===== flow/constraint.sdc =====
create_clock -name core_clock -period 8.62 [get_ports {clk}]
set_input_delay 1.7240 -clock core_clock [delete_from_list [all_inputs] [get_ports {clk}]]
set_output_delay 1.7240 -clock core_clock [all_outputs]
set_load 0.01 [all_outputs]

===== flow/run.sh =====
#!/bin/bash
# the make line also repeats each setting of config.mk as NAME=value (left out here)
make -C /OpenROAD-flow-scripts/flow DESIGN_CONFIG=/design/flow/config.mk WORK_HOME=/design/flow/orfs CLKGATE_MAP_FILE= finish

===== flow/design.v =====
  module cfs_synch#(
    parameter DATA_WIDTH = 32
  ) (
    input                       clk,
    input     [DATA_WIDTH-1:0]  i,
    output reg[DATA_WIDTH-1:0]  o
  );
    always@(posedge clk) begin
      o <= i;
    end
  endmodule
  module cfs_edge_detect #(parameter bit EDGE = 1, parameter bit RESET_VAL = !EDGE)(
    input clk,
    input reset_n,
    input data,
    output reg detected
  );
    reg dly1_data;
    always@(posedge clk or negedge reset_n) begin
      if(reset_n == 0) begin
        dly1_data <= RESET_VAL;
      end
      else begin
        dly1_data <= data;
      end
    end
    assign detected = ((data == EDGE) & (dly1_data == !EDGE));
  endmodule
  module cfs_synch_fifo #(
     parameter DATA_WIDTH = 32,
     parameter FIFO_DEPTH = 8,
     parameter CDC        = 1,
    localparam CNT_WIDTH = $clog2(FIFO_DEPTH)
  ) (
    input                       reset_n,
    input                       push_clk,
    input                       push_valid,
    input[DATA_WIDTH-1:0]       push_data,
    output wire                 push_ready,
    output wire                 push_full,
    output wire                 push_empty,
    output reg[CNT_WIDTH:0]     push_fifo_lvl,
    input                       pop_clk,
    output wire                 pop_valid,
    output wire[DATA_WIDTH-1:0] pop_data,
    input                       pop_ready,
    output wire                 pop_full,
    output wire                 pop_empty,
    output reg[CNT_WIDTH:0]     pop_fifo_lvl
  );
    reg[DATA_WIDTH-1:0] fifo[0:FIFO_DEPTH-1];
    wire[CNT_WIDTH-1:0] rd_ptr_push;
    reg[CNT_WIDTH-1:0]  rd_ptr_pop;
    reg[CNT_WIDTH-1:0] next_wr_ptr_push;
    reg[CNT_WIDTH-1:0] next_rd_ptr_pop;
    reg[CNT_WIDTH-1:0] wr_ptr_push;
    wire[CNT_WIDTH-1:0] wr_ptr_pop;
    reg[CNT_WIDTH:0] push_fifo_lvl_dly;
    reg[CNT_WIDTH:0] pop_fifo_lvl_dly;
    always_comb begin
      if(wr_ptr_push == FIFO_DEPTH - 1) begin
        next_wr_ptr_push = 0;
      end
      else begin
        next_wr_ptr_push = wr_ptr_push + 1;
      end
    end
    always@(posedge push_clk or negedge reset_n) begin
      if(reset_n == 0) begin
        push_fifo_lvl_dly  <= 0;
      end
      else begin
        push_fifo_lvl_dly <= push_fifo_lvl;
      end
    end
    always@(posedge pop_clk or negedge reset_n) begin
      if(reset_n == 0) begin
        pop_fifo_lvl_dly  <= 0;
      end
      else begin
        pop_fifo_lvl_dly <= pop_fifo_lvl;
      end
    end
    assign push_empty = (push_fifo_lvl == 0);
    assign push_full  = (push_fifo_lvl == FIFO_DEPTH);
    always@(posedge push_clk or negedge reset_n) begin
      if(reset_n == 0) begin
        wr_ptr_push <= 0;
      end
      else begin
        if(push_valid & push_ready) begin
          fifo[wr_ptr_push] <= push_data;
          wr_ptr_push       <= next_wr_ptr_push;
        end
      end
    end
    assign push_ready = push_valid & !push_full;
    always_comb begin
      if(rd_ptr_pop == FIFO_DEPTH - 1) begin
        next_rd_ptr_pop = 0;
      end
      else begin
        next_rd_ptr_pop = rd_ptr_pop + 1;
      end
    end
    assign pop_empty = (pop_fifo_lvl == 0);
    assign pop_full  = (pop_fifo_lvl == FIFO_DEPTH);
    always@(posedge pop_clk or negedge reset_n) begin
      if(reset_n == 0) begin
        rd_ptr_pop <= 0;
      end
      else begin
        if(pop_valid & pop_ready) begin
          rd_ptr_pop <= next_rd_ptr_pop;
        end
      end
    end
    always_comb begin
      if(wr_ptr_push == rd_ptr_push) begin
        if(push_fifo_lvl_dly >= FIFO_DEPTH - 1) begin
          push_fifo_lvl = FIFO_DEPTH;
        end
        else begin
          push_fifo_lvl = 0;
        end
      end
      else if(wr_ptr_push > rd_ptr_push) begin
        push_fifo_lvl = wr_ptr_push - rd_ptr_push;
      end
      else begin
        push_fifo_lvl = FIFO_DEPTH - (rd_ptr_push - wr_ptr_push);
      end
    end
    always_comb begin
      if(wr_ptr_pop == rd_ptr_pop) begin
        if(pop_fifo_lvl_dly >= FIFO_DEPTH - 1) begin
          pop_fifo_lvl = FIFO_DEPTH;
        end
        else begin
          pop_fifo_lvl = 0;
        end
      end
      else if(wr_ptr_pop > rd_ptr_pop) begin
        pop_fifo_lvl = wr_ptr_pop - rd_ptr_pop;
      end
      else begin
        pop_fifo_lvl = FIFO_DEPTH - (rd_ptr_pop - wr_ptr_pop);
      end
    end
    assign pop_valid = !pop_empty;
    assign pop_data  = fifo[rd_ptr_pop];
    if(CDC == 1) begin
      cfs_synch#(CNT_WIDTH) synch_wr_ptr_push2pop(
        .clk(pop_clk),
        .i(wr_ptr_push),
        .o(wr_ptr_pop)
      );
      cfs_synch#(CNT_WIDTH) synch_rd_ptr_pop2push(
        .clk(push_clk),
        .i(rd_ptr_pop),
        .o(rd_ptr_push)
      );
    end
    else begin
       assign wr_ptr_pop  = wr_ptr_push;
       assign rd_ptr_push = rd_ptr_pop;
    end
  endmodule
  module cfs_rx_ctrl #(
    parameter ALGN_DATA_WIDTH       = 32,
    parameter STATUS_CNT_DROP_WIDTH = 8,
    localparam int unsigned ALGN_OFFSET_WIDTH = ALGN_DATA_WIDTH <= 8 ? 1 : $clog2(ALGN_DATA_WIDTH/8),
    localparam int unsigned ALGN_SIZE_WIDTH   = $clog2(ALGN_DATA_WIDTH/8)+1,
    localparam int unsigned FIFO_DATA_WIDTH   = ALGN_DATA_WIDTH + ALGN_OFFSET_WIDTH + ALGN_SIZE_WIDTH
  )(
    input                                  preset_n,
    input                                  pclk,
    input                                  clr_cnt_dop,
    output wire[STATUS_CNT_DROP_WIDTH-1:0] status_cnt_drop,
    input                                  md_rx_clk,
    input                                  md_rx_valid,
    input[ALGN_DATA_WIDTH-1:0]             md_rx_data,
    input[ALGN_OFFSET_WIDTH-1:0]           md_rx_offset,
    input[ALGN_SIZE_WIDTH-1:0]             md_rx_size,
    output wire                            md_rx_ready,
    output reg                             md_rx_err,
    output wire                            push_valid,
    output wire[FIFO_DATA_WIDTH-1:0]       push_data,
    input                                  push_ready,
    input                                  rx_fifo_full
    );
    localparam int unsigned DATA_MSB = ALGN_DATA_WIDTH-1;
    localparam int unsigned DATA_LSB = 0;
    localparam int unsigned OFFSET_MSB = ALGN_DATA_WIDTH+ALGN_OFFSET_WIDTH-1;
    localparam int unsigned OFFSET_LSB = ALGN_DATA_WIDTH;
    localparam int unsigned SIZE_MSB = ALGN_DATA_WIDTH+ALGN_OFFSET_WIDTH+ALGN_SIZE_WIDTH-1;
    localparam int unsigned SIZE_LSB = ALGN_DATA_WIDTH+ALGN_OFFSET_WIDTH;
    reg[STATUS_CNT_DROP_WIDTH-1:0] md_rx_clk_status_cnt_drop;
    cfs_synch#(STATUS_CNT_DROP_WIDTH) synch_status_cnt_drop(
      .clk(pclk),
      .i  (clr_cnt_dop ? {STATUS_CNT_DROP_WIDTH{1'b0}} : md_rx_clk_status_cnt_drop),
      .o  (status_cnt_drop)
    );
    always@(posedge md_rx_clk or negedge preset_n) begin
      if(!preset_n) begin
        md_rx_clk_status_cnt_drop <= 0;
      end
      else if(clr_cnt_dop) begin
        md_rx_clk_status_cnt_drop <= 0;
      end
      else begin
        if(md_rx_valid & md_rx_ready & md_rx_err) begin
          if(md_rx_clk_status_cnt_drop < (('h1 << STATUS_CNT_DROP_WIDTH) - 1)) begin
            md_rx_clk_status_cnt_drop <= md_rx_clk_status_cnt_drop + 1;
          end
        end
      end
    end
    wire[ALGN_SIZE_WIDTH:0]   md_rx_numer;
    wire[ALGN_SIZE_WIDTH-1:0] md_rx_rem;
    assign md_rx_numer = (ALGN_DATA_WIDTH / 8) + md_rx_offset;
    assign md_rx_rem   = md_rx_numer % md_rx_size;
    always_comb begin
      if(md_rx_valid == 1) begin
        if(md_rx_size == 0) begin
          md_rx_err = 1;
        end
        else if(md_rx_rem != 0) begin
          md_rx_err = 1;
        end
        else begin
          md_rx_err = 0;
        end
      end
      else begin
        md_rx_err = 0;
      end
    end
    assign md_rx_ready = (push_valid & push_ready) | md_rx_err;
    assign push_valid = md_rx_valid & !md_rx_err;
    assign push_data[SIZE_MSB  :SIZE_LSB]   = md_rx_size;
    assign push_data[OFFSET_MSB:OFFSET_LSB] = md_rx_offset;
    assign push_data[DATA_MSB  :DATA_LSB]   = md_rx_data;
  endmodule
  module cfs_tx_ctrl #(
    parameter ALGN_DATA_WIDTH = 32,
    localparam int unsigned ALGN_OFFSET_WIDTH = ALGN_DATA_WIDTH <= 8 ? 1 : $clog2(ALGN_DATA_WIDTH/8),
    localparam int unsigned ALGN_SIZE_WIDTH   = $clog2(ALGN_DATA_WIDTH/8)+1,
    localparam int unsigned FIFO_DATA_WIDTH   = ALGN_DATA_WIDTH + ALGN_OFFSET_WIDTH + ALGN_SIZE_WIDTH
  )(
    input                              pop_valid,
    input[FIFO_DATA_WIDTH-1:0]         pop_data,
    output wire                        pop_ready,
    output wire                        md_tx_valid,
    output wire[ALGN_DATA_WIDTH-1:0]   md_tx_data,
    output wire[ALGN_OFFSET_WIDTH-1:0] md_tx_offset,
    output wire[ALGN_SIZE_WIDTH-1:0]   md_tx_size,
    input                              md_tx_ready
    );
    localparam int unsigned DATA_MSB = ALGN_DATA_WIDTH-1;
    localparam int unsigned DATA_LSB = 0;
    localparam int unsigned OFFSET_MSB = ALGN_DATA_WIDTH+ALGN_OFFSET_WIDTH-1;
    localparam int unsigned OFFSET_LSB = ALGN_DATA_WIDTH;
    localparam int unsigned SIZE_MSB = ALGN_DATA_WIDTH+ALGN_OFFSET_WIDTH+ALGN_SIZE_WIDTH-1;
    localparam int unsigned SIZE_LSB = ALGN_DATA_WIDTH+ALGN_OFFSET_WIDTH;
    assign pop_ready    = pop_valid & md_tx_ready;
    assign md_tx_valid  = pop_valid;
    assign md_tx_data   = pop_data[DATA_MSB:DATA_LSB];
    assign md_tx_offset = pop_data[OFFSET_MSB:OFFSET_LSB];
    assign md_tx_size   = pop_data[SIZE_MSB:SIZE_LSB];
  endmodule
  module cfs_ctrl #(
    parameter ALGN_DATA_WIDTH = 32,
    localparam int unsigned ALGN_OFFSET_WIDTH = ALGN_DATA_WIDTH <= 8 ? 1 : $clog2(ALGN_DATA_WIDTH/8),
    localparam int unsigned ALGN_SIZE_WIDTH   = $clog2(ALGN_DATA_WIDTH/8)+1,
    localparam int unsigned FIFO_WIDTH        = ALGN_DATA_WIDTH + ALGN_OFFSET_WIDTH + ALGN_SIZE_WIDTH
  )(
    input                        reset_n,
    input                        clk,
    input                        pop_valid,
    input[FIFO_WIDTH-1:0]        pop_data,
    output reg                   pop_ready,
    output reg                   push_valid,
    output reg[FIFO_WIDTH-1:0]   push_data,
    input                        push_ready,
    input[ALGN_OFFSET_WIDTH-1:0] ctrl_offset,
    input[ALGN_SIZE_WIDTH-1:0]   ctrl_size
    );
    localparam int unsigned DATA_MSB = ALGN_DATA_WIDTH-1;
    localparam int unsigned DATA_LSB = 0;
    localparam int unsigned OFFSET_MSB = ALGN_DATA_WIDTH+ALGN_OFFSET_WIDTH-1;
    localparam int unsigned OFFSET_LSB = ALGN_DATA_WIDTH;
    localparam int unsigned SIZE_MSB = ALGN_DATA_WIDTH+ALGN_OFFSET_WIDTH+ALGN_SIZE_WIDTH-1;
    localparam int unsigned SIZE_LSB = ALGN_DATA_WIDTH+ALGN_OFFSET_WIDTH;
    reg[ALGN_OFFSET_WIDTH-1:0] unaligned_offset;
    reg[ALGN_SIZE_WIDTH-1:0] unaligned_size;
    reg[ALGN_DATA_WIDTH-1:0] unaligned_data;
    reg[ALGN_SIZE_WIDTH-1:0] unaligned_bytes_processed;
    reg[ALGN_SIZE_WIDTH-1:0] aligned_bytes_processed;
    always@(posedge clk or negedge reset_n) begin
      if(reset_n == 0) begin
        pop_ready                 <= 1;
        push_valid                <= 0;
        push_data                 <= 0;
        unaligned_offset          <= 0;
        unaligned_size            <= 0;
        unaligned_data            <= 0;
        unaligned_bytes_processed <= 0;
        aligned_bytes_processed   <= 0;
      end
      else begin
        if((push_valid == 1) & (push_ready == 0)) begin
          if(unaligned_bytes_processed >= unaligned_size) begin
            if((pop_valid == 1) && (pop_ready == 1)) begin
              pop_ready                 <= 0;
              unaligned_offset          <= pop_data[OFFSET_MSB:OFFSET_LSB];
              unaligned_size            <= pop_data[SIZE_MSB:SIZE_LSB];
              unaligned_data            <= pop_data[DATA_MSB:DATA_LSB];
              unaligned_bytes_processed <= 0;
            end
            else if((pop_valid == 1) && (pop_ready == 0)) begin
              pop_ready <= 1;
            end
            else begin
              pop_ready <= 1;
            end
          end
          else begin
            pop_ready <= 0;
          end
        end
        else if((push_valid == 1) & (push_ready == 1)) begin
          if(unaligned_bytes_processed >= unaligned_size) begin
            if((pop_valid == 1) && (pop_ready == 1)) begin
              if(pop_data[SIZE_MSB:SIZE_LSB] >= ctrl_size) begin
                push_valid                       <= 1;
                push_data[DATA_MSB:DATA_LSB]     <= ((('h1 << (ctrl_size * 8)) - 1) & (pop_data[DATA_MSB:DATA_LSB] >> (pop_data[OFFSET_MSB:OFFSET_LSB] * 8))) << (8 * ctrl_offset);
                push_data[SIZE_MSB:SIZE_LSB]     <= ctrl_size;
                push_data[OFFSET_MSB:OFFSET_LSB] <= ctrl_offset;
                unaligned_offset                 <= pop_data[OFFSET_MSB:OFFSET_LSB];
                unaligned_size                   <= pop_data[SIZE_MSB:SIZE_LSB];
                unaligned_data                   <= pop_data[DATA_MSB:DATA_LSB];
                unaligned_bytes_processed        <= ctrl_size;
                aligned_bytes_processed          <= 0;
                if(pop_data[SIZE_MSB:SIZE_LSB] > ctrl_size) begin
                  pop_ready <= 0;
                end
                else begin
                  pop_ready <= 1;
                end
              end
              else begin
                push_valid              <= 0;
                push_data               <= ((('h1 << (pop_data[SIZE_MSB:SIZE_LSB] * 8)) - 1) & (pop_data[DATA_MSB:DATA_LSB] >> (pop_data[OFFSET_MSB:OFFSET_LSB] * 8))) << (8 * ctrl_offset);
                aligned_bytes_processed <= pop_data[SIZE_MSB:SIZE_LSB];
              end
            end
            else if((pop_valid == 1) && (pop_ready == 0)) begin
              pop_ready               <= 1;
              push_valid              <= 0;
              push_data               <= 0;
              aligned_bytes_processed <= 0;
            end
            else begin
              pop_ready               <= 1;
              push_valid              <= 0;
              push_data               <= 0;
              aligned_bytes_processed <= 0;
            end
          end
          else begin
            if((unaligned_size - unaligned_bytes_processed) >= ctrl_size) begin
              push_valid                       <= 1;
              push_data[DATA_MSB:DATA_LSB]     <= ((('h1 << (ctrl_size * 8)) - 1) & (unaligned_data >> ((unaligned_offset + unaligned_bytes_processed) * 8))) << (8 * ctrl_offset);
              push_data[SIZE_MSB:SIZE_LSB]     <= ctrl_size;
              push_data[OFFSET_MSB:OFFSET_LSB] <= ctrl_offset;
              unaligned_bytes_processed        <= unaligned_bytes_processed + ctrl_size;
              aligned_bytes_processed          <= 0;
              if(unaligned_bytes_processed + ctrl_size >= unaligned_size) begin
                pop_ready <= 1;
              end
            end
            else begin
              push_valid                <= 0;
              push_data                 <= ((('h1 << ((unaligned_size - unaligned_bytes_processed) * 8)) - 1) & (unaligned_data >> ((unaligned_offset + unaligned_bytes_processed) * 8))) << (8 * ctrl_offset);
              unaligned_bytes_processed <= unaligned_size;
              aligned_bytes_processed   <= unaligned_size - unaligned_bytes_processed;
              pop_ready <= 1;
            end
          end
        end
        else begin
          if(unaligned_bytes_processed >= unaligned_size) begin
            if((pop_valid == 1) && (pop_ready == 1)) begin
              if(pop_data[SIZE_MSB:SIZE_LSB] >= (ctrl_size - aligned_bytes_processed)) begin
                push_valid                       <= 1;
                push_data[DATA_MSB:DATA_LSB]     <= push_data[DATA_MSB:DATA_LSB] | (((('h1 << ((ctrl_size - aligned_bytes_processed) * 8)) - 1) & (pop_data[DATA_MSB:DATA_LSB] >> (pop_data[OFFSET_MSB:OFFSET_LSB] * 8))) << (8 * (ctrl_offset + aligned_bytes_processed)));
                push_data[SIZE_MSB:SIZE_LSB]     <= ctrl_size;
                push_data[OFFSET_MSB:OFFSET_LSB] <= ctrl_offset;
                unaligned_offset                 <= pop_data[OFFSET_MSB:OFFSET_LSB];
                unaligned_size                   <= pop_data[SIZE_MSB:SIZE_LSB];
                unaligned_data                   <= pop_data[DATA_MSB:DATA_LSB];
                unaligned_bytes_processed        <= ctrl_size - aligned_bytes_processed;
                if(pop_data[SIZE_MSB:SIZE_LSB] == (ctrl_size - aligned_bytes_processed)) begin
                  pop_ready <= 1;
                end
                else begin
                  pop_ready <= 0;
                end
              end
              else begin
                push_valid                <= 0;
                push_data                 <= push_data | (((('h1 << (pop_data[SIZE_MSB:SIZE_LSB] * 8)) - 1) & (pop_data[DATA_MSB:DATA_LSB] >> (pop_data[OFFSET_MSB:OFFSET_LSB] * 8))) << (8 * (ctrl_offset + aligned_bytes_processed)));
                aligned_bytes_processed   <= aligned_bytes_processed + pop_data[SIZE_MSB:SIZE_LSB];
                unaligned_offset          <= pop_data[OFFSET_MSB:OFFSET_LSB];
                unaligned_size            <= pop_data[SIZE_MSB:SIZE_LSB];
                unaligned_data            <= pop_data[DATA_MSB:DATA_LSB];
                unaligned_bytes_processed <= pop_data[SIZE_MSB:SIZE_LSB];
                pop_ready                 <= 1;
              end
            end
            else if((pop_valid == 1) && (pop_ready == 0)) begin
              pop_ready <= 1;
            end
            else begin
              pop_ready <= 1;
            end
          end
          else begin
            if(unaligned_size - unaligned_bytes_processed >= (ctrl_size - aligned_bytes_processed)) begin
              push_valid                       <= 1;
              push_data[DATA_MSB:DATA_LSB]     <= push_data[DATA_MSB:DATA_LSB] | (((('h1 << ((ctrl_size - aligned_bytes_processed) * 8)) - 1) & (unaligned_data >> ((unaligned_offset + unaligned_bytes_processed) * 8))) << (8 * (ctrl_offset + aligned_bytes_processed)));
              push_data[SIZE_MSB:SIZE_LSB]     <= ctrl_size;
              push_data[OFFSET_MSB:OFFSET_LSB] <= ctrl_offset;
              unaligned_bytes_processed        <= unaligned_bytes_processed + ctrl_size - aligned_bytes_processed;
              if(unaligned_bytes_processed + ctrl_size - aligned_bytes_processed >= unaligned_size) begin
                pop_ready <= 1;
              end
              else begin
                pop_ready <= 0;
              end
            end
            else begin
              push_valid                <= 0;
              push_data                 <= push_data | (((('h1 << ((unaligned_size - unaligned_bytes_processed) * 8)) - 1) & (unaligned_data >> ((unaligned_offset + unaligned_bytes_processed) * 8))) << (8 * (ctrl_offset + aligned_bytes_processed)));
              aligned_bytes_processed   <= aligned_bytes_processed + (unaligned_size - unaligned_bytes_processed) ;
              unaligned_bytes_processed <= unaligned_size;
              pop_ready <= 1;
            end
          end
        end
      end
    end
  endmodule
  module cfs_regs#(
    parameter APB_ADDR_WIDTH        = 16,
    parameter ALGN_DATA_WIDTH       = 32,
    parameter STATUS_CNT_DROP_WIDTH = 8,
    parameter STATUS_RX_LVL_WIDTH   = 4,
    parameter STATUS_TX_LVL_WIDTH   = 4,
    localparam int unsigned APB_DATA_WIDTH  = 32,
    localparam int unsigned ALGN_OFFSET_WIDTH = ALGN_DATA_WIDTH <= 8 ? 1 : $clog2(ALGN_DATA_WIDTH/8),
    localparam int unsigned ALGN_SIZE_WIDTH   = $clog2(ALGN_DATA_WIDTH/8)+1) (
    input wire                            pclk,
    input wire                            presetn,
    input wire[APB_ADDR_WIDTH-1:0]        paddr,
    input wire                            pwrite,
    input wire                            psel,
    input wire                            penable,
    input wire[APB_DATA_WIDTH-1:0]        pwdata,
    output reg                            pready,
    output reg[APB_DATA_WIDTH-1:0]        prdata,
    output reg                            pslverr,
    output reg[ALGN_OFFSET_WIDTH-1:0]     ctrl_offset,
    output reg[ALGN_SIZE_WIDTH-1:0]       ctrl_size,
    output reg                            ctrl_clr,
    input wire[STATUS_CNT_DROP_WIDTH-1:0] status_cnt_drop,
    input wire[STATUS_RX_LVL_WIDTH-1:0]   status_rx_lvl,
    input wire[STATUS_TX_LVL_WIDTH-1:0]   status_tx_lvl,
    input wire                            rx_fifo_empty,
    input wire                            rx_fifo_full,
    input wire                            tx_fifo_empty,
    input wire                            tx_fifo_full,
    input wire                            max_drop,
    output wire                           irq
  );
    localparam ADDR_CTRL    = 'h0000;
    localparam ADDR_STATUS  = 'h000c;
    localparam ADDR_IRQEN   = 'h00f0;
    localparam ADDR_IRQ     = 'h00f4;
    localparam LSB_CTRL_SIZE   = 0;
    localparam LSB_CTRL_OFFSET = 8;
    localparam LSB_CTRL_CLR    = 16;
    localparam LSB_STATUS_CNT_DROP = 0;
    localparam LSB_STATUS_RX_LVL   = 8;
    localparam LSB_STATUS_TX_LVL   = 16;
    localparam LSB_IRQEN_RX_FIFO_EMPTY = 0;
    localparam LSB_IRQEN_RX_FIFO_FULL  = 1;
    localparam LSB_IRQEN_TX_FIFO_EMPTY = 2;
    localparam LSB_IRQEN_TX_FIFO_FULL  = 3;
    localparam LSB_IRQEN_MAX_DROP      = 4;
    localparam LSB_IRQ_RX_FIFO_EMPTY = LSB_IRQEN_RX_FIFO_EMPTY;
    localparam LSB_IRQ_RX_FIFO_FULL  = LSB_IRQEN_RX_FIFO_FULL;
    localparam LSB_IRQ_TX_FIFO_EMPTY = LSB_IRQEN_TX_FIFO_EMPTY;
    localparam LSB_IRQ_TX_FIFO_FULL  = LSB_IRQEN_TX_FIFO_FULL;
    localparam LSB_IRQ_MAX_DROP      = LSB_IRQEN_MAX_DROP;
    wire[APB_ADDR_WIDTH-1:0] addr_aligned;
    assign addr_aligned = {paddr[APB_ADDR_WIDTH-1:2], 2'b00};
    reg wr_ctrl_is_illegal;
    wire[ALGN_SIZE_WIDTH-1:0] ctrl_size_wr_val;
    assign ctrl_size_wr_val = pwdata[LSB_CTRL_SIZE + ALGN_SIZE_WIDTH - 1 : LSB_CTRL_SIZE];
    wire[ALGN_OFFSET_WIDTH-1:0] ctrl_offset_wr_val;
    assign ctrl_offset_wr_val = pwdata[LSB_CTRL_OFFSET + ALGN_OFFSET_WIDTH - 1 : LSB_CTRL_OFFSET];
    reg[APB_DATA_WIDTH-1:0] ctrl_rd_val;
    wire[ALGN_SIZE_WIDTH:0]   ctrl_wr_numer;
    wire[ALGN_SIZE_WIDTH-1:0] ctrl_wr_rem;
    assign ctrl_wr_numer = (ALGN_DATA_WIDTH / 8) + ctrl_offset_wr_val;
    assign ctrl_wr_rem   = ctrl_wr_numer % ctrl_size_wr_val;
    reg irqen_rx_fifo_empty;
    reg irqen_rx_fifo_full;
    reg irqen_tx_fifo_empty;
    reg irqen_tx_fifo_full;
    reg irqen_max_drop;
    reg irq_rx_fifo_empty;
    reg irq_rx_fifo_full;
    reg irq_tx_fifo_empty;
    reg irq_tx_fifo_full;
    reg irq_max_drop;
    always_comb begin
      ctrl_rd_val = 0;
      ctrl_rd_val[LSB_CTRL_SIZE   + ALGN_SIZE_WIDTH   - 1 : LSB_CTRL_SIZE]   = ctrl_size;
      ctrl_rd_val[LSB_CTRL_OFFSET + ALGN_OFFSET_WIDTH - 1 : LSB_CTRL_OFFSET] = ctrl_offset;
    end
    reg[APB_DATA_WIDTH-1:0] status_rd_val;
    always_comb begin
      status_rd_val = 0;
      status_rd_val[LSB_STATUS_CNT_DROP+ STATUS_CNT_DROP_WIDTH-1:LSB_STATUS_CNT_DROP] = status_cnt_drop;
      status_rd_val[LSB_STATUS_RX_LVL  + STATUS_RX_LVL_WIDTH-1  :LSB_STATUS_RX_LVL]   = status_rx_lvl;
      status_rd_val[LSB_STATUS_TX_LVL  + STATUS_TX_LVL_WIDTH-1  :LSB_STATUS_TX_LVL]   = status_tx_lvl;
    end
    reg[APB_DATA_WIDTH-1:0] irqen_rd_val;
    always_comb begin
      irqen_rd_val = 0;
      irqen_rd_val[LSB_IRQEN_RX_FIFO_EMPTY] = irqen_rx_fifo_empty;
      irqen_rd_val[LSB_IRQEN_RX_FIFO_FULL]  = irqen_rx_fifo_full;
      irqen_rd_val[LSB_IRQEN_TX_FIFO_EMPTY] = irqen_tx_fifo_empty;
      irqen_rd_val[LSB_IRQEN_TX_FIFO_FULL]  = irqen_tx_fifo_full;
      irqen_rd_val[LSB_IRQEN_MAX_DROP]      = irqen_max_drop;
    end
    reg[APB_DATA_WIDTH-1:0] irq_rd_val;
    always_comb begin
      irq_rd_val = 0;
      irq_rd_val[LSB_IRQEN_RX_FIFO_EMPTY] = irq_rx_fifo_empty;
      irq_rd_val[LSB_IRQEN_RX_FIFO_FULL]  = irq_rx_fifo_full;
      irq_rd_val[LSB_IRQEN_TX_FIFO_EMPTY] = irq_tx_fifo_empty;
      irq_rd_val[LSB_IRQEN_TX_FIFO_FULL]  = irq_tx_fifo_full;
      irq_rd_val[LSB_IRQEN_MAX_DROP]      = irq_max_drop;
    end
    wire edge_rx_fifo_empty;
    wire edge_rx_fifo_full;
    wire edge_tx_fifo_empty;
    wire edge_tx_fifo_full;
    wire edge_max_drop;
    cfs_edge_detect #(.EDGE(1), .RESET_VAL(1)) edge_detect_rx_fifo_empty(.clk(pclk), .reset_n(presetn), .data(rx_fifo_empty), .detected(edge_rx_fifo_empty));
    cfs_edge_detect #(.EDGE(1), .RESET_VAL(0)) edge_detect_rx_fifo_full( .clk(pclk), .reset_n(presetn), .data(rx_fifo_full),  .detected(edge_rx_fifo_full));
    cfs_edge_detect #(.EDGE(1), .RESET_VAL(1)) edge_detect_tx_fifo_empty(.clk(pclk), .reset_n(presetn), .data(tx_fifo_empty), .detected(edge_tx_fifo_empty));
    cfs_edge_detect #(.EDGE(1), .RESET_VAL(0)) edge_detect_tx_fifo_full( .clk(pclk), .reset_n(presetn), .data(tx_fifo_full),  .detected(edge_tx_fifo_full));
    cfs_edge_detect #(.EDGE(1), .RESET_VAL(0)) edge_detect_max_drop(     .clk(pclk), .reset_n(presetn), .data(max_drop),      .detected(edge_max_drop));
    assign irq = 
      (edge_rx_fifo_empty & irqen_rx_fifo_empty) | 
      (edge_rx_fifo_full  & irqen_rx_fifo_full)  | 
      (edge_tx_fifo_empty & irqen_tx_fifo_empty) | 
      (edge_tx_fifo_full  & irqen_tx_fifo_full) | 
      (edge_max_drop      & irqen_max_drop);
    always@(posedge pclk or negedge presetn) begin
      if(presetn == 0) begin
        ctrl_offset <= 0;
        ctrl_size   <= 1;
        irqen_rx_fifo_empty <= 0;
        irqen_rx_fifo_full  <= 0;
        irqen_tx_fifo_empty <= 0;
        irqen_tx_fifo_full  <= 0;
        irqen_max_drop      <= 0;
        irq_rx_fifo_empty <= 0;
        irq_rx_fifo_full  <= 0;
        irq_tx_fifo_empty <= 0;
        irq_tx_fifo_full  <= 0;
        irq_max_drop      <= 0;
        wr_ctrl_is_illegal <= 0;
        ctrl_clr           <= 0;
        pready             <= 0;
        pslverr            <= 0;
        prdata             <= 0;
      end
      else begin
        ctrl_clr <= 0;
        if(psel == 1 && penable == 1) begin
          if(pready == 0) begin
            case(addr_aligned) 
              ADDR_CTRL : begin
                if(pwrite) begin
                  if(wr_ctrl_is_illegal == 0) begin
                    if(ctrl_size_wr_val == 0) begin
                      wr_ctrl_is_illegal <= 1;
                      pready             <= 0;
                      pslverr            <= 0;
                    end
                    else if(ctrl_wr_rem != 0) begin
                      wr_ctrl_is_illegal <= 1;
                      pready             <= 0;
                      pslverr            <= 0;
                    end
                    else if(ctrl_offset_wr_val + ctrl_size_wr_val > (ALGN_DATA_WIDTH / 8)) begin
                      wr_ctrl_is_illegal <= 1;
                      pready             <= 0;
                      pslverr            <= 0;
                    end
                    else begin
                      wr_ctrl_is_illegal <= 0;
                      pready             <= 1;
                      pslverr            <= 0;
                      ctrl_size          <= ctrl_size_wr_val;
                      ctrl_offset        <= ctrl_offset_wr_val;
                      ctrl_clr           <= pwdata[LSB_CTRL_CLR];
                    end
                  end
                  else begin
                    wr_ctrl_is_illegal <= 0;
                    pready             <= 1;
                    pslverr            <= 1;
                  end
                end
                else begin
                  prdata <= ctrl_rd_val;
                  pready <= 1;
                end
              end
              ADDR_STATUS : begin
                if(pwrite) begin
                  pready  <= 1;
                  pslverr <= 1;
                  prdata  <= 0;
                end
                else begin
                  pready  <= 1;
                  pslverr <= 0;
                  prdata  <= status_rd_val;
                end
              end
              ADDR_IRQEN : begin
                if(pwrite) begin
                  pready  <= 1;
                  pslverr <= 0;
                  irqen_rx_fifo_empty <= pwdata[LSB_IRQEN_RX_FIFO_EMPTY];
                  irqen_rx_fifo_full  <= pwdata[LSB_IRQEN_RX_FIFO_FULL];
                  irqen_tx_fifo_empty <= pwdata[LSB_IRQEN_TX_FIFO_EMPTY];
                  irqen_tx_fifo_full  <= pwdata[LSB_IRQEN_TX_FIFO_FULL];
                  irqen_max_drop      <= pwdata[LSB_IRQEN_MAX_DROP];
                end
                else begin
                  pready  <= 1;
                  pslverr <= 0;
                  prdata  <= irqen_rd_val;
                end
              end
              ADDR_IRQ : begin
                if(pwrite) begin
                  pready  <= 1;
                  pslverr <= 0;
                  irq_rx_fifo_empty <= irq_rx_fifo_empty & !pwdata[LSB_IRQEN_RX_FIFO_EMPTY];
                  irq_rx_fifo_full  <= irq_rx_fifo_full  & !pwdata[LSB_IRQEN_RX_FIFO_FULL];
                  irq_tx_fifo_empty <= irq_tx_fifo_empty & !pwdata[LSB_IRQEN_TX_FIFO_EMPTY];
                  irq_tx_fifo_full  <= irq_tx_fifo_full  & !pwdata[LSB_IRQEN_TX_FIFO_FULL];
                  irq_max_drop      <= irq_max_drop      & !pwdata[LSB_IRQEN_MAX_DROP];
                end
                else begin
                  pready  <= 1;
                  pslverr <= 0;
                  prdata  <= irq_rd_val;
                end
              end
              default : begin
                pready  <= 1;
                pslverr <= 1;
                prdata  <= 0;
              end
            endcase
          end
          else begin
            pready  <= 0;
            pslverr <= 0;
            prdata  <= 0;
          end
        end
        else begin
          pready  <= 0;
          pslverr <= 0;
          prdata  <= 0;
        end
        if(edge_rx_fifo_empty) begin
          irq_rx_fifo_empty <= 1;
        end
        if(edge_rx_fifo_full) begin
          irq_rx_fifo_full <= 1;
        end
        if(edge_tx_fifo_empty) begin
          irq_tx_fifo_empty <= 1;
        end
        if(edge_tx_fifo_full) begin
          irq_tx_fifo_full <= 1;
        end
        if(edge_max_drop) begin
          irq_max_drop <= 1;
        end
      end
    end
  endmodule
  module cfs_aligner_core#(
    parameter APB_ADDR_WIDTH  = 16,
    parameter ALGN_DATA_WIDTH = 32,
    parameter FIFO_DEPTH      = 8,
     parameter CDC_RX_TO_REG  = 1,
     parameter CDC_REG_TO_TX  = 1,
    localparam int unsigned STATUS_CNT_DROP_WIDTH = 8,
    localparam int unsigned APB_DATA_WIDTH  = 32,
    localparam int unsigned ALGN_OFFSET_WIDTH = ALGN_DATA_WIDTH <= 8 ? 1 : $clog2(ALGN_DATA_WIDTH/8),
    localparam int unsigned ALGN_SIZE_WIDTH   = $clog2(ALGN_DATA_WIDTH/8)+1
  ) (
    input wire pclk,
    input wire preset_n,
    input wire[APB_ADDR_WIDTH-1:0]    paddr,
    input wire                        pwrite,
    input wire                        psel,
    input wire                        penable,
    input wire[APB_DATA_WIDTH-1:0]    pwdata,
    output wire                       pready,
    output reg[APB_DATA_WIDTH-1:0]    prdata,
    output reg                        pslverr,
    input                             md_rx_clk,
    input                             md_rx_valid,
    input[ALGN_DATA_WIDTH-1:0]        md_rx_data,
    input[ALGN_OFFSET_WIDTH-1:0]      md_rx_offset,
    input[ALGN_SIZE_WIDTH-1:0]        md_rx_size,
    output reg                        md_rx_ready,
    output reg                        md_rx_err,
    input                             md_tx_clk,
    output reg                        md_tx_valid,
    output reg[ALGN_DATA_WIDTH-1:0]   md_tx_data,
    output reg[ALGN_OFFSET_WIDTH-1:0] md_tx_offset,
    output reg[ALGN_SIZE_WIDTH-1:0]   md_tx_size,
    input                             md_tx_ready,
    input                             md_tx_err,
    output wire                       irq
  );
    localparam int unsigned FIFO_WIDTH        = ALGN_DATA_WIDTH + ALGN_OFFSET_WIDTH + ALGN_SIZE_WIDTH;
    localparam int unsigned FIFO_LVL_WIDTH    = $clog2(FIFO_DEPTH) + 1;
    wire[STATUS_CNT_DROP_WIDTH-1:0] rx_ctrl_2_regs_status_cnt_drop;
    wire                            regs_2_rx_ctrl_ctrl_clr;
    wire                            rx_ctrl_2_rx_fifo_push_valid;
    wire[FIFO_WIDTH-1:0]            rx_ctrl_2_rx_fifo_push_data;
    wire                            rx_fifo_2_rx_ctrl_push_ready;
    wire                            rx_fifo_2_rx_ctrl_push_full;
    wire                            rx_fifo_2_regs_fifo_full;
    wire                            rx_fifo_2_regs_fifo_empty;
    wire[FIFO_LVL_WIDTH-1:0]        rx_fifo_2_regs_fifo_lvl;
    wire[FIFO_LVL_WIDTH-1:0]        tx_fifo_2_regs_fifo_lvl;
    wire                            tx_fifo_2_regs_fifo_empty;
    wire                            tx_fifo_2_regs_fifo_full;
    wire                            tx_fifo_2_tx_ctrl_pop_valid;
    wire[FIFO_WIDTH-1:0]            tx_fifo_2_tx_ctrl_pop_data;
    wire                            tx_fifo_2_tx_ctrl_pop_ready;
    wire                            rx_fifo_2_ctrl_pop_valid;
    wire[FIFO_WIDTH-1:0]            rx_fifo_2_ctrl_pop_data;
    wire                            rx_fifo_2_ctrl_pop_ready;
    wire                            ctrl_2_tx_fifo_push_valid;
    wire[FIFO_WIDTH-1:0]            ctrl_2_tx_fifo_push_data;
    wire                            ctrl_2_tx_fifo_push_ready;
    wire[ALGN_OFFSET_WIDTH-1:0]     regs_2_ctrl_ctrl_offset;
    wire[ALGN_SIZE_WIDTH-1:0]       regs_2_ctrl_ctrl_size;
    cfs_rx_ctrl #(
      .ALGN_DATA_WIDTH      (ALGN_DATA_WIDTH),
      .STATUS_CNT_DROP_WIDTH(STATUS_CNT_DROP_WIDTH)
    ) rx_ctrl (
      .preset_n       (preset_n),
      .pclk           (pclk),
      .status_cnt_drop(rx_ctrl_2_regs_status_cnt_drop),
      .clr_cnt_dop    (regs_2_rx_ctrl_ctrl_clr),
      .md_rx_clk      (md_rx_clk),
      .md_rx_valid    (md_rx_valid),
      .md_rx_data     (md_rx_data),
      .md_rx_offset   (md_rx_offset),
      .md_rx_size     (md_rx_size),
      .md_rx_ready    (md_rx_ready),
      .md_rx_err      (md_rx_err),
      .push_valid     (rx_ctrl_2_rx_fifo_push_valid),
      .push_data      (rx_ctrl_2_rx_fifo_push_data),
      .push_ready     (rx_fifo_2_rx_ctrl_push_ready),
      .rx_fifo_full   (rx_fifo_2_rx_ctrl_push_full)
    );
    cfs_synch_fifo #(
      .DATA_WIDTH(FIFO_WIDTH),
      .FIFO_DEPTH(FIFO_DEPTH),
      .CDC(       CDC_RX_TO_REG)) rx_fifo (
      .reset_n      (preset_n),
      .push_clk     (md_rx_clk),
      .push_valid   (rx_ctrl_2_rx_fifo_push_valid),
      .push_data    (rx_ctrl_2_rx_fifo_push_data),
      .push_ready   (rx_fifo_2_rx_ctrl_push_ready),
      .push_full    (rx_fifo_2_rx_ctrl_push_full),
      .push_empty   (),
      .push_fifo_lvl(),
      .pop_clk      (pclk),
      .pop_valid    (rx_fifo_2_ctrl_pop_valid),
      .pop_data     (rx_fifo_2_ctrl_pop_data),
      .pop_ready    (rx_fifo_2_ctrl_pop_ready),
      .pop_full     (rx_fifo_2_regs_fifo_full),
      .pop_empty    (rx_fifo_2_regs_fifo_empty),
      .pop_fifo_lvl (rx_fifo_2_regs_fifo_lvl)
    );
    cfs_synch_fifo #(
      .DATA_WIDTH(FIFO_WIDTH),
      .FIFO_DEPTH(FIFO_DEPTH),
      .CDC(       CDC_REG_TO_TX)) tx_fifo (
      .reset_n   (preset_n),
      .push_clk  (pclk),
      .push_valid(ctrl_2_tx_fifo_push_valid),
      .push_data (ctrl_2_tx_fifo_push_data),
      .push_ready(ctrl_2_tx_fifo_push_ready),
      .push_full (tx_fifo_2_regs_fifo_full),
      .push_empty(tx_fifo_2_regs_fifo_empty),
      .push_fifo_lvl(tx_fifo_2_regs_fifo_lvl),
      .pop_clk   (md_tx_clk),
      .pop_valid (tx_fifo_2_tx_ctrl_pop_valid),
      .pop_data  (tx_fifo_2_tx_ctrl_pop_data),
      .pop_ready (tx_fifo_2_tx_ctrl_pop_ready),
      .pop_full  (),
      .pop_empty (),
      .pop_fifo_lvl ()
    );
    cfs_tx_ctrl #(
      .ALGN_DATA_WIDTH(ALGN_DATA_WIDTH)
    ) tx_ctrl (
      .pop_valid   (tx_fifo_2_tx_ctrl_pop_valid),
      .pop_data    (tx_fifo_2_tx_ctrl_pop_data),
      .pop_ready   (tx_fifo_2_tx_ctrl_pop_ready),
      .md_tx_valid (md_tx_valid),
      .md_tx_data  (md_tx_data),
      .md_tx_offset(md_tx_offset),
      .md_tx_size  (md_tx_size),
      .md_tx_ready (md_tx_ready)
    );
    cfs_ctrl #(
      .ALGN_DATA_WIDTH(ALGN_DATA_WIDTH)
    ) ctrl(
      .reset_n    (preset_n),
      .clk        (pclk),
      .pop_valid  (rx_fifo_2_ctrl_pop_valid),
      .pop_data   (rx_fifo_2_ctrl_pop_data),
      .pop_ready  (rx_fifo_2_ctrl_pop_ready),
      .push_valid (ctrl_2_tx_fifo_push_valid),
      .push_data  (ctrl_2_tx_fifo_push_data),
      .push_ready (ctrl_2_tx_fifo_push_ready),
      .ctrl_offset(regs_2_ctrl_ctrl_offset),
      .ctrl_size  (regs_2_ctrl_ctrl_size)
      );
    cfs_regs#(
      .APB_ADDR_WIDTH       (APB_ADDR_WIDTH),
      .STATUS_CNT_DROP_WIDTH(STATUS_CNT_DROP_WIDTH),
      .ALGN_DATA_WIDTH      (ALGN_DATA_WIDTH)) regs (
      .pclk           (pclk),
      .presetn        (preset_n),
      .paddr          (paddr),
      .pwrite         (pwrite),
      .psel           (psel),
      .penable        (penable),
      .pwdata         (pwdata),
      .pready         (pready),
      .prdata         (prdata),
      .pslverr        (pslverr),
      .ctrl_offset    (regs_2_ctrl_ctrl_offset),
      .ctrl_size      (regs_2_ctrl_ctrl_size),
      .ctrl_clr       (regs_2_rx_ctrl_ctrl_clr),
      .status_cnt_drop(rx_ctrl_2_regs_status_cnt_drop),
      .status_rx_lvl  (rx_fifo_2_regs_fifo_lvl),
      .status_tx_lvl  (tx_fifo_2_regs_fifo_lvl),
      .rx_fifo_empty  (rx_fifo_2_regs_fifo_empty),
      .rx_fifo_full   (rx_fifo_2_regs_fifo_full),
      .tx_fifo_empty  (tx_fifo_2_regs_fifo_empty),
      .tx_fifo_full   (tx_fifo_2_regs_fifo_full),
      .max_drop       (rx_ctrl_2_regs_status_cnt_drop == (('h1 << STATUS_CNT_DROP_WIDTH) - 1)),
      .irq            (irq)
    );
  endmodule
  module cfs_aligner#(
    parameter ALGN_DATA_WIDTH = 32,
    parameter FIFO_DEPTH      = 8,
    localparam int unsigned APB_ADDR_WIDTH    = 16,
    localparam int unsigned APB_DATA_WIDTH    = 32,
    localparam int unsigned ALGN_OFFSET_WIDTH = ALGN_DATA_WIDTH <= 8 ? 1 : $clog2(ALGN_DATA_WIDTH/8),
    localparam int unsigned ALGN_SIZE_WIDTH   = $clog2(ALGN_DATA_WIDTH/8)+1
  ) (
    input wire clk,
    input wire reset_n,
    input wire[APB_ADDR_WIDTH-1:0]    paddr,
    input wire                        pwrite,
    input wire                        psel,
    input wire                        penable,
    input wire[APB_DATA_WIDTH-1:0]    pwdata,
    output wire                       pready,
    output reg[APB_DATA_WIDTH-1:0]    prdata,
    output reg                        pslverr,
    input                             md_rx_valid,
    input[ALGN_DATA_WIDTH-1:0]        md_rx_data,
    input[ALGN_OFFSET_WIDTH-1:0]      md_rx_offset,
    input[ALGN_SIZE_WIDTH-1:0]        md_rx_size,
    output reg                        md_rx_ready,
    output reg                        md_rx_err,
    output reg                        md_tx_valid,
    output reg[ALGN_DATA_WIDTH-1:0]   md_tx_data,
    output reg[ALGN_OFFSET_WIDTH-1:0] md_tx_offset,
    output reg[ALGN_SIZE_WIDTH-1:0]   md_tx_size,
    input                             md_tx_ready,
    input                             md_tx_err,
    output reg                        irq
  );
    localparam int unsigned STATUS_CNT_DROP_WIDTH = 8;
    cfs_aligner_core#(
      .APB_ADDR_WIDTH( APB_ADDR_WIDTH),
      .ALGN_DATA_WIDTH(ALGN_DATA_WIDTH),
      .FIFO_DEPTH(     FIFO_DEPTH),
      .CDC_RX_TO_REG(  0),
      .CDC_REG_TO_TX(  0)) core (
      .pclk        (clk),
      .preset_n    (reset_n),
      .paddr       (paddr),
      .pwrite      (pwrite),
      .psel        (psel),
      .penable     (penable),
      .pwdata      (pwdata),
      .pready      (pready),
      .prdata      (prdata),
      .pslverr     (pslverr),
      .md_rx_clk   (clk),
      .md_rx_valid (md_rx_valid),
      .md_rx_data  (md_rx_data),
      .md_rx_offset(md_rx_offset),
      .md_rx_size  (md_rx_size),
      .md_rx_ready (md_rx_ready),
      .md_rx_err   (md_rx_err),
      .md_tx_clk   (clk),
      .md_tx_valid (md_tx_valid),
      .md_tx_data  (md_tx_data),
      .md_tx_offset(md_tx_offset),
      .md_tx_size  (md_tx_size),
      .md_tx_ready (md_tx_ready),
      .md_tx_err   (md_tx_err),
      .irq         (irq)
    );
  endmodule

===== flow/config.mk =====
export PLATFORM = sky130hd
export DESIGN_NAME = cfs_aligner
export DESIGN_NICKNAME = cfs_aligner
export VERILOG_FILES = /design/flow/design.v
export SDC_FILE = /design/flow/constraint.sdc
export NUM_CORES = 4
export LEC_CHECK = 0
export CAP_MARGIN = 20
export CORE_MARGIN = 2
export CORE_UTILIZATION = 46
export SLEW_MARGIN = 20

==> deck_impl_summary.md, run 1 <==
Key Metrics from the Run

STA
  – Final Max Tran Viols: 0
  – Unrepaired setup endpoints after global routing: false
  – Max Fclk: 0.125 GHz
  – Hold Vio Cnt, Final: 0
  – Worst Tran Pin Value: 1.12 ns
  – Worst Clk Skew: 0.0332 ns
  – Crit path time final: 8.02 ns
  – Worst hold margin: 0.470 ns
  – Worst slew slack as a fraction of its limit: 25.5%
  – Post-Route Setup TNS: 0 ns
  – Final Cycle Share: 93.0%
  – Number of setup violations in the final report: 0

Critical path
  – Critical path startpoint: md_rx_size[1]
  – CP bufs+invs: 2
  – CP delay by family, top: AND-OR/OR-AND gates
  – Capturing element of the worst setup path: md_rx_ready
  – Category of the critical setup timing path: primary input to output pin
  – Path depth of the worst reg2reg path: 22
  – Top fanout value on the critical path: 11
  – Worst EP required: 6.90 ns
  – CP cell instances: clkdlybuf4s50_1 > nor2_1 > nand2_1 > ha_1 > o21a_1 > o21ai_0 > nor2b_1 > mux2_2 > ha_1 > a21boi_0 > a311o_1 > o41ai_1 > a21oi_1 > nand2b_1 > clkdlybuf4s50_1
  – Endpoint of the lowest-slack register-to-register path: core.ctrl.push_data[36]
  – Total number of cells along the worst setup path: 15
  – Worst r2r src: core.rx_fifo.rd_ptr_pop[2]
  – Startpoint class of the critical path: primary input
  – CP max-delay cell: sky130_fd_sc_hd__clkdlybuf4s50_1
  – Critical Path Sink Type: output pin
  – Register-to-Register Setup Slack: 1.09 ns
  – Slowest stage delay, CP: 0.65 ns
  – Data arrival at the endpoint of the critical path: 6.30 ns

Clocking
  – Number of buffers created by CTS: 80
  – H-tree depth: 3
  – CTS Root Buffer Type: sky130_fd_sc_hd__clkbuf_16
  – CTS clk-pin slew, worst paths: 0.05 ns
  – Setup bufs post-CTS: 0
  – TritonCTS clock tree: done
  – Clock Sink Count: 752
  – Number of instances resized during post-cts repair: 0
  – Late-Pin Clk Latency: 0.65 ns
  – Clock buffer depth: 3
  – Hold-fix buffer count after cts: 0

Logic synthesis
  – XOR-XNOR Cells, Area Fraction: 0.543%
  – Number of enable flip-flop cells: 592
  – Synth Seq Share: 61.3%
  – Number of synthesized register bits: 752
  – Number of different library cells in the post-synthesis netlist: 104
  – Top cell type by instance count after synthesis: sky130_fd_sc_hd__edfxtp_1
  – Top cells by area: sky130_fd_sc_hd__edfxtp_1, sky130_fd_sc_hd__dfrtp_1, sky130_fd_sc_hd__mux2_2
  – Dominant kind of combinational cell: AND-OR/OR-AND gates
  – Cell count in the Yosys report: 2805
  – Area fraction in and, or, nand and nor cells: 9.42%
  – MUX share of area: 6.00%
  – Commonest flop: sky130_fd_sc_hd__edfxtp_1
  – Synth Area per Inst: 12.7 um2
  – Dominant cell area share: 50.1%
  – Synthesis warning total: 10
  – Synth cell count leaders: sky130_fd_sc_hd__edfxtp_1, sky130_fd_sc_hd__nand2_1, sky130_fd_sc_hd__nor2_1, sky130_fd_sc_hd__dfrtp_1, sky130_fd_sc_hd__mux2_2
  – Largest area contributor in the netlist: sky130_fd_sc_hd__edfxtp_1
  – Post-Synth Adder-Cell Area: 3.61%
  – Post-synth area from yosys stat: 35500 um2
  – Ao+oa area frac: 16.0%
  – Fraction of synthesis flops using an asynchronous set or reset pin: 20.2%
  – Post-synthesis cell area: 35500 um2
  – Gate Count Post-Synth: 2805

Finish
  – Area of the multi-input gates: 12800 um2
  – Final std cells w/o fill: 4004
  – Fill cell count: 6454
  – Area occupied by registers: 21700 um2
  – Area growth from synthesis to final layout: 14.0%
  – Non-Filler Cell Area, Final: 40500 um2
  – Layout Nets: 3096
  – Post-layout utilization of the core: 53.1%

Routing
  – Count of vias placed by the detailed router: 24600
  – DRT Pass-1 Iters: 6
  – Number of violations reported at the end of detailed-routing iteration 0: 2349
  – Count of antenna diodes in the layout: 0
  – Per-cell routed wire length: 25.3 um
  – ANT nets after route: 0
  – DRC errors left: 0
  – Vias per std cell: 6.14
  – Final WL: 101 mm

Run status
  – Result of the run: complete, no violations

Floorplan
  – Die area: 79400 um2
  – Horizontal die dimension: 282 um
  – I/O pins: 168
  – Placeable core area: 76200 um2
  – Row count: 101
  – Chip height: 282 um
  – Core utilization at floorplan: 46.6%

Hold path
  – Min-Delay Path Depth: 1
  – Startpoint of the worst hold path: core.regs.pready
  – Path category of the worst min-delay check: register to register
  – Worst min-delay path endpoint: core.regs.pready

Global routing
  – Vias in the first global route: 24500
  – Met3 track utilization from global routing: 3.34%
  – Busiest grt layer: met2
  – Met1 track demand over resource: 34.0%
  – Number of antenna violations at the first check in global routing: 1
  – First-pass GRT wire length: 153 mm
  – Remaining global-route overflow: 0
  – Largest net degree at the start of global routing: 69
  – GRT Overall Usage: 25.5%
  – Met2 Track Usage GR: 43.7%

Placed design
  – Final weighted congestion in routability-driven placement: 0.944
  – Port-buffer cells: 124
  – DP Wirelength: 66.5 mm
  – Placed Instances: 3857
  – Cell area after placement: 37800 um2

Job
  – Total of max-cap violations: 0
  – Number of OpenROAD warnings: 74
[area by class of cell]
type                    count  area share [%]
clock buffers             101            5.32
flip-flops and latches    752            53.8
repair buffers            184            4.18
inverters                  78           0.724
multi-input cells        1813            31.6
clock inverters            46            1.21
well taps                1030            3.19
[metrics by stage]
stage | worst slack (ns)
final | 0.600
after global routing | 0.215
after CTS | 0.655
after detailed placement | 0.678
after global placement | 0.731
after floorplan | 2.24
[routing by layer]
layer  wire, um  up-vias
met3       5770      169
met1      42800    12400
li1           -    11100
met4       2620        0
met5          0        -
met2      50100      856
==> run 2, diff against run 1 <==
Settings changed: CAP_MARGIN 20 to 15, CORE_UTILIZATION 46 to 72, CTS_CLUSTER_DIAMETER from default to 25, CTS_CLUSTER_SIZE from default to 40, HOLD_SLACK_MARGIN from default to -0.05, PLACE_DENSITY from default to 0.66, SETUP_SLACK_MARGIN from default to 1.39, TNS_END_PERCENT from default to 5.
Clock period 8.62 ns to 4.81 ns, I/O delays scaled along.
==> run 2 against run 1 <==
The flow now stops in global routing. Synthesized cell count stayed put. Die size decreased by 36%. Area after synthesis unchanged.
==> deck_impl_summary.md, run 2 <==
Physical Implementation Snapshot

Clocking
  – H-tree depth: 4
  – Clock buffer depth: 3
  – Clock Sink Count: 752
  – Number of buffers created by CTS: 143
  – CTS Root Buffer Type: sky130_fd_sc_hd__clkbuf_16

Logic synthesis
  – Top cells by area: sky130_fd_sc_hd__edfxtp_1, sky130_fd_sc_hd__dfrtp_1, sky130_fd_sc_hd__mux2_2
  – Fraction of synthesis flops using an asynchronous set or reset pin: 20.2%
  – Area fraction in and, or, nand and nor cells: 9.42%
  – Number of different library cells in the post-synthesis netlist: 104
  – XOR-XNOR Cells, Area Fraction: 0.543%
  – Post-synth area from yosys stat: 35500 um2
  – Synth cell count leaders: sky130_fd_sc_hd__edfxtp_1, sky130_fd_sc_hd__nand2_1, sky130_fd_sc_hd__nor2_1, sky130_fd_sc_hd__dfrtp_1, sky130_fd_sc_hd__mux2_2
  – Synth Area per Inst: 12.7 um2
  – Synth Seq Share: 61.3%
  – Number of synthesized register bits: 752
  – Gate Count Post-Synth: 2805
  – MUX share of area: 6.00%
  – Synthesis warning total: 10
  – Post-Synth Adder-Cell Area: 3.61%
  – Number of enable flip-flop cells: 592
  – Post-synthesis cell area: 35500 um2
  – Top cell type by instance count after synthesis: sky130_fd_sc_hd__edfxtp_1
  – Dominant cell area share: 50.1%
  – Cell count in the Yosys report: 2805
  – Dominant kind of combinational cell: AND-OR/OR-AND gates
  – Largest area contributor in the netlist: sky130_fd_sc_hd__edfxtp_1
  – Commonest flop: sky130_fd_sc_hd__edfxtp_1
  – Ao+oa area frac: 16.0%

Placed design
  – Cell area after placement: 39200 um2
  – Port-buffer cells: 124
  – Final weighted congestion in routability-driven placement: 1.03
  – Placed Instances: 3667
  – DP Wirelength: 73.1 mm

Floorplan
  – Die area: 51100 um2
  – Chip height: 226 um
  – Row count: 81
  – I/O pins: 168
  – Horizontal die dimension: 226 um
  – Placeable core area: 48700 um2
  – Core utilization at floorplan: 72.8%

Global routing
  – GRT Overall Usage: 82.7%
  – Remaining global-route overflow: 313

Run status
  – Result of the run: did not finish
  – Fail Step: global routing
  – First logged error message: [ERROR GRT-0232] Routing congestion too high. Check the congestion heatmap in the GUI.
run 2: repair_timing:
item                                    CTS
buffers inserted                         77
pin swaps                                94
hold buffers                              0
cloned                                    2
hold endpoints to repair                  0
gates resized                           279
endpoints found under the setup margin  739
run 2: through the flow:
step	worst slack (ns)	TNS [ns]
after floorplan	0.383	0
after global placement	-0.708	-94.22
after detailed placement	-0.903	-163.87
after CTS	0.0385	0
run 2: per-layer routing:
layer	GRT overflow	GRT usage [%]
met1	12	83.7
met2	125	94.7
met3	18	71.0
met4	152	82.9
met5	6	39.5
==> run 3, diff against run 2 <==
Settings changed: ABC_AREA from default to 0, CAP_MARGIN 15 to 10, CELL_PAD_IN_SITES_DETAIL_PLACEMENT from default to 2, CORE_UTILIZATION 72 to 35, CTS_CLUSTER_DIAMETER 25 to default, CTS_CLUSTER_SIZE 40 to 41, GPL_ROUTABILITY_DRIVEN from default to 1, GPL_TIMING_DRIVEN from default to 1, HOLD_SLACK_MARGIN -0.05 to default, PLACE_DENSITY 0.66 to default, PLACE_DENSITY_LB_ADDON from default to 0.1, SETUP_SLACK_MARGIN 1.39 to default, SLEW_MARGIN 20 to 35, TNS_END_PERCENT 5 to default.
Clock period 4.81 ns to 10.4 ns, I/O delays scaled along.
==> run 3 against run 2 <==
The run now finishes clean. Synthesized cell count unchanged. Die size increased by 100%. Area after synthesis unchanged.
==> deck_impl_summary.md, run 3 <==
Key Metrics from the Run

Logic synthesis
  – Commonest flop: sky130_fd_sc_hd__edfxtp_1
  – Largest area contributor in the netlist: sky130_fd_sc_hd__edfxtp_1
  – MUX share of area: 6.00%
  – Gate Count Post-Synth: 2805
  – Top cell type by instance count after synthesis: sky130_fd_sc_hd__edfxtp_1
  – Top cells by area: sky130_fd_sc_hd__edfxtp_1, sky130_fd_sc_hd__dfrtp_1, sky130_fd_sc_hd__mux2_2
  – Synth cell count leaders: sky130_fd_sc_hd__edfxtp_1, sky130_fd_sc_hd__nand2_1, sky130_fd_sc_hd__nor2_1, sky130_fd_sc_hd__dfrtp_1, sky130_fd_sc_hd__mux2_2
  – Synth Area per Inst: 12.7 um2
  – Fraction of synthesis flops using an asynchronous set or reset pin: 20.2%
  – Ao+oa area frac: 16.0%
  – Synthesis warning total: 10
  – Post-synthesis cell area: 35500 um2
  – Number of enable flip-flop cells: 592
  – Dominant cell area share: 50.1%
  – Dominant kind of combinational cell: AND-OR/OR-AND gates
  – Number of synthesized register bits: 752
  – Area fraction in and, or, nand and nor cells: 9.42%
  – Post-synth area from yosys stat: 35500 um2
  – Post-Synth Adder-Cell Area: 3.61%
  – Number of different library cells in the post-synthesis netlist: 104
  – XOR-XNOR Cells, Area Fraction: 0.543%
  – Cell count in the Yosys report: 2805
  – Synth Seq Share: 61.3%

Finish
  – Layout Nets: 3105
  – Post-layout utilization of the core: 41.1%
  – Area growth from synthesis to final layout: 16.2%

Clocking
  – Number of instances resized during post-cts repair: 0
  – H-tree depth: 3
  – Setup bufs post-CTS: 0
  – Number of buffers created by CTS: 87
  – CTS clk-pin slew, worst paths: 0.06 ns
  – Clock Sink Count: 752
  – Late-Pin Clk Latency: 0.67 ns
  – CTS Root Buffer Type: sky130_fd_sc_hd__clkbuf_16
  – TritonCTS clock tree: done
  – Hold-fix buffer count after cts: 0
  – Clock buffer depth: 3

Job
  – Total of max-cap violations: 0
  – Number of OpenROAD warnings: 74

Routing
  – DRT Pass-1 Iters: 8
  – Final WL: 121 mm
  – ANT nets after route: 0
  – DRC errors left: 0
  – Count of antenna diodes in the layout: 0
  – Count of vias placed by the detailed router: 25200
  – Vias per std cell: 5.79
  – Per-cell routed wire length: 27.9 um
  – Number of violations reported at the end of detailed-routing iteration 0: 1835

Critical path
  – CP bufs+invs: 3
  – Critical Path Sink Type: output pin
  – Capturing element of the worst setup path: md_rx_ready
  – Worst r2r src: core.rx_fifo.rd_ptr_pop[2]
  – Total number of cells along the worst setup path: 14
  – CP max-delay cell: sky130_fd_sc_hd__clkdlybuf4s50_1
  – Endpoint of the lowest-slack register-to-register path: core.ctrl.push_data[36]
  – Data arrival at the endpoint of the critical path: 6.70 ns
  – Slowest stage delay, CP: 0.73 ns
  – CP delay by family, top: AND-OR/OR-AND gates
  – Worst EP required: 8.32 ns
  – Top fanout value on the critical path: 10
  – Register-to-Register Setup Slack: 2.85 ns
  – Startpoint class of the critical path: primary input
  – Category of the critical setup timing path: primary input to output pin
  – Critical path startpoint: md_rx_offset[1]
  – Path depth of the worst reg2reg path: 22
  – CP cell instances: clkdlybuf4s50_1 > inv_1 > ha_1 > o21a_1 > o21ai_0 > nor2b_1 > mux2_2 > ha_1 > a21boi_0 > a311o_1 > o41ai_1 > a21oi_1 > nand2b_1 > clkdlybuf4s50_1

Floorplan
  – I/O pins: 168
  – Core utilization at floorplan: 35.4%
  – Row count: 116
  – Die area: 104000 um2
  – Horizontal die dimension: 322 um
  – Placeable core area: 100000 um2
  – Chip height: 322 um

Global routing
  – Remaining global-route overflow: 0
  – Number of antenna violations at the first check in global routing: 1
  – Vias in the first global route: 27900
  – First-pass GRT wire length: 184 mm
  – GRT Overall Usage: 23.4%
  – Largest net degree at the start of global routing: 69

STA
  – Number of setup violations in the final report: 0
  – Worst Tran Pin Value: 0.911 ns
  – Final Max Tran Viols: 0
  – Max Fclk: 0.114 GHz
  – Minimum setup slack in the final design: 1.62 ns
  – Final Cycle Share: 84.4%
  – Hold Vio Cnt, Final: 0
  – Worst Clk Skew: 0.0295 ns
  – Unrepaired setup endpoints after global routing: false
  – Worst slew slack as a fraction of its limit: 37.5%
  – Crit path time final: 8.78 ns
  – Post-Route Setup TNS: 0 ns

Placed design
  – DP Wirelength: 79.9 mm
  – Dpl ws: 1.61 ns
  – Final weighted congestion in routability-driven placement: 0.903
  – Port-buffer cells: 124

Hold path
  – Startpoint of the worst hold path: core.regs.pready
  – Worst min-delay path endpoint: core.regs.pready
  – Min-Delay Path Depth: 1
  – Path category of the worst min-delay check: register to register

Run status
  – Result of the run: complete, no violations
[run 3: through the flow]
step / hold slack (ns) / area, um2 / instances
floorplan: 0.441 / 35600 / 2822
global placement: 0.449 / 38200 / 4185
detailed placement: 0.460 / 38300 / 4186
CTS: 0.468 / 41200 / 4348
global route: 0.503 / 41200 / 4348
finish: 0.467 / 41200 / 4348
[run 3: layer usage]
layer / track usage [%] / up-vias / part of all wire [%]
met5: 0 / - / 0
met3: 2.42 / 148 / 3.2
li1: - / 11100 / -
met1: 30.1 / 13400 / 43
met2: 42.2 / 518 / 51
met4: 5.79 / 0 / 2.0
[run 3: area by class of cell]
cell class                 instances  area [um2]
sequential                       752       21700
clock inverter                    51         542
tap                             1357        1700
fill                           10100       59100
multi-input combinational       1813       12800
clock buffer                     111        2380
inverter                          78         293
timing repair buffer             186        1730
